## job 596
==> flow/design.v (excerpt) <==
module Cfu (
    input               cmd_valid,
    output              cmd_ready,
    input      [9:0]    cmd_payload_function_id,
    input      [31:0]   cmd_payload_inputs_0,
    input      [31:0]   cmd_payload_inputs_1,
    output reg          rsp_valid,
    input               rsp_ready,
    output reg [31:0]   rsp_payload_outputs_0,
    input               reset,
    input               clk
);
Size: ~33 flip-flops, about 110 I/O pins, ~14,000 sq um of cells after synthesis.
clock: 12.0 ns
lec_check: 0
cap_margin: 20
core_margin: 2
core_utilization: 25
cts_cluster_diameter: 292
cts_cluster_size: 99
place_density: 0.88
slew_margin: 20
run.sh (not shown) runs the stock make flow with config.mk's settings and CLKGATE_MAP_FILE=.
Job 596 | stages: all done | timing, DRC, antenna: all pass
Setup changes, job 596 to job 1178
# job 596
export LEC_CHECK = 0
export CAP_MARGIN = 20
export CORE_MARGIN = 2
export CORE_UTILIZATION = 25
export CTS_CLUSTER_DIAMETER = 292
export CTS_CLUSTER_SIZE = 99
export PLACE_DENSITY = 0.88
export SLEW_MARGIN = 20
create_clock -name core_clock -period 12.0 [get_ports {clk}]
# job 1178
export LEC_CHECK = 0
export CAP_MARGIN = 20
export CELL_PAD_IN_SITES_DETAIL_PLACEMENT = 2
export CORE_MARGIN = 2
export CORE_UTILIZATION = 58
export GPL_TIMING_DRIVEN = 0
export HOLD_SLACK_MARGIN = 0.23
export MAX_ROUTING_LAYER = met5
export SLEW_MARGIN = 20
create_clock -name core_clock -period 12.0 [get_ports {clk}]
### Flow results
- Job 1178 | ERROR | detailed placement (3_5_place_dp)
- Sort job 1178 and job 596 by die boundary width asc -> top: job 1178
- Height of the die shrinks by more than a quarter when moving from job 596 to job 1178.
- Compared with job 596, in job 1178 final weighted congestion in routability-driven placement rose about 3.2%; die size fell about 56%.
Relative to job 1178, the following input files were edited for job 2162:
# job 1178
export LEC_CHECK = 0
export CAP_MARGIN = 20
export CELL_PAD_IN_SITES_DETAIL_PLACEMENT = 2
export CORE_MARGIN = 2
export CORE_UTILIZATION = 58
export GPL_TIMING_DRIVEN = 0
export HOLD_SLACK_MARGIN = 0.23
export MAX_ROUTING_LAYER = met5
export SLEW_MARGIN = 20
create_clock -name core_clock -period 12.0 [get_ports {clk}]
# job 2162
export LEC_CHECK = 0
export CAP_MARGIN = 20
export CORE_ASPECT_RATIO = 1.26
export CORE_MARGIN = 2
export CORE_UTILIZATION = 40
export SETUP_SLACK_MARGIN = -1.13
export SLEW_MARGIN = 20
export TNS_END_PERCENT = 15
create_clock -name core_clock -period 12.0 [get_ports {clk}]
### Flow results
Between job 2162 and job 1178, the post-synthesis instance area figures differ only marginally. Per the comparison of job 2162 with job 1178, post-synth area from yosys stat closely matched the old numbers; width of the chip increased by about 7% relative to the old numbers; yosys cell count closely matched the old numbers. Job 2162 completed every stage of the flow, and the final layout passed the timing, DRC and antenna checks. Count of standard-cell rows was lower in job 1178 than in job 2162. Core outline area ended up about 46% higher on job 2162 than on job 1178. In the floorplan summary, job 2162 is listed with a die area greater than that of job 1178.
### job 2162 -> job 8505
# job 2162
export LEC_CHECK = 0
export CAP_MARGIN = 20
export CORE_ASPECT_RATIO = 1.26
export CORE_MARGIN = 2
export CORE_UTILIZATION = 40
export SETUP_SLACK_MARGIN = -1.13
export SLEW_MARGIN = 20
export TNS_END_PERCENT = 15
create_clock -name core_clock -period 12.0 [get_ports {clk}]
# job 8505
export LEC_CHECK = 0
export CAP_MARGIN = 0
export CORE_ASPECT_RATIO = 0.5
export CORE_MARGIN = 2
export CORE_UTILIZATION = 25
export CTS_CLUSTER_DIAMETER = 292
export CTS_CLUSTER_SIZE = 99
export PLACE_DENSITY = 0.81
export SETUP_SLACK_MARGIN = -0.58
export SLEW_MARGIN = 20
create_clock -name core_clock -period 12.0 [get_ports {clk}]
==> comparison <==
Looking at met3 capacity usage during global routing, job 8505 sits 1.2 points below job 2162. In job 8505 the first-pass GRT wire length turned out 1.9% lower than in job 2162. Looking only at sum of routed wire length over all layers, and setting everything else aside, the lower value of job 8505 and job 2162 goes to job 2162. Against job 2162, design area in job 8505 came out worse. When job 8505 is measured against job 2162, its antenna diode instance count turns out 13 higher. Relative to job 2162, final period demand of the worst path increased by 140 ps in job 8505. From job 2162 to job 8505, final sum of negative setup slack did not move at all.
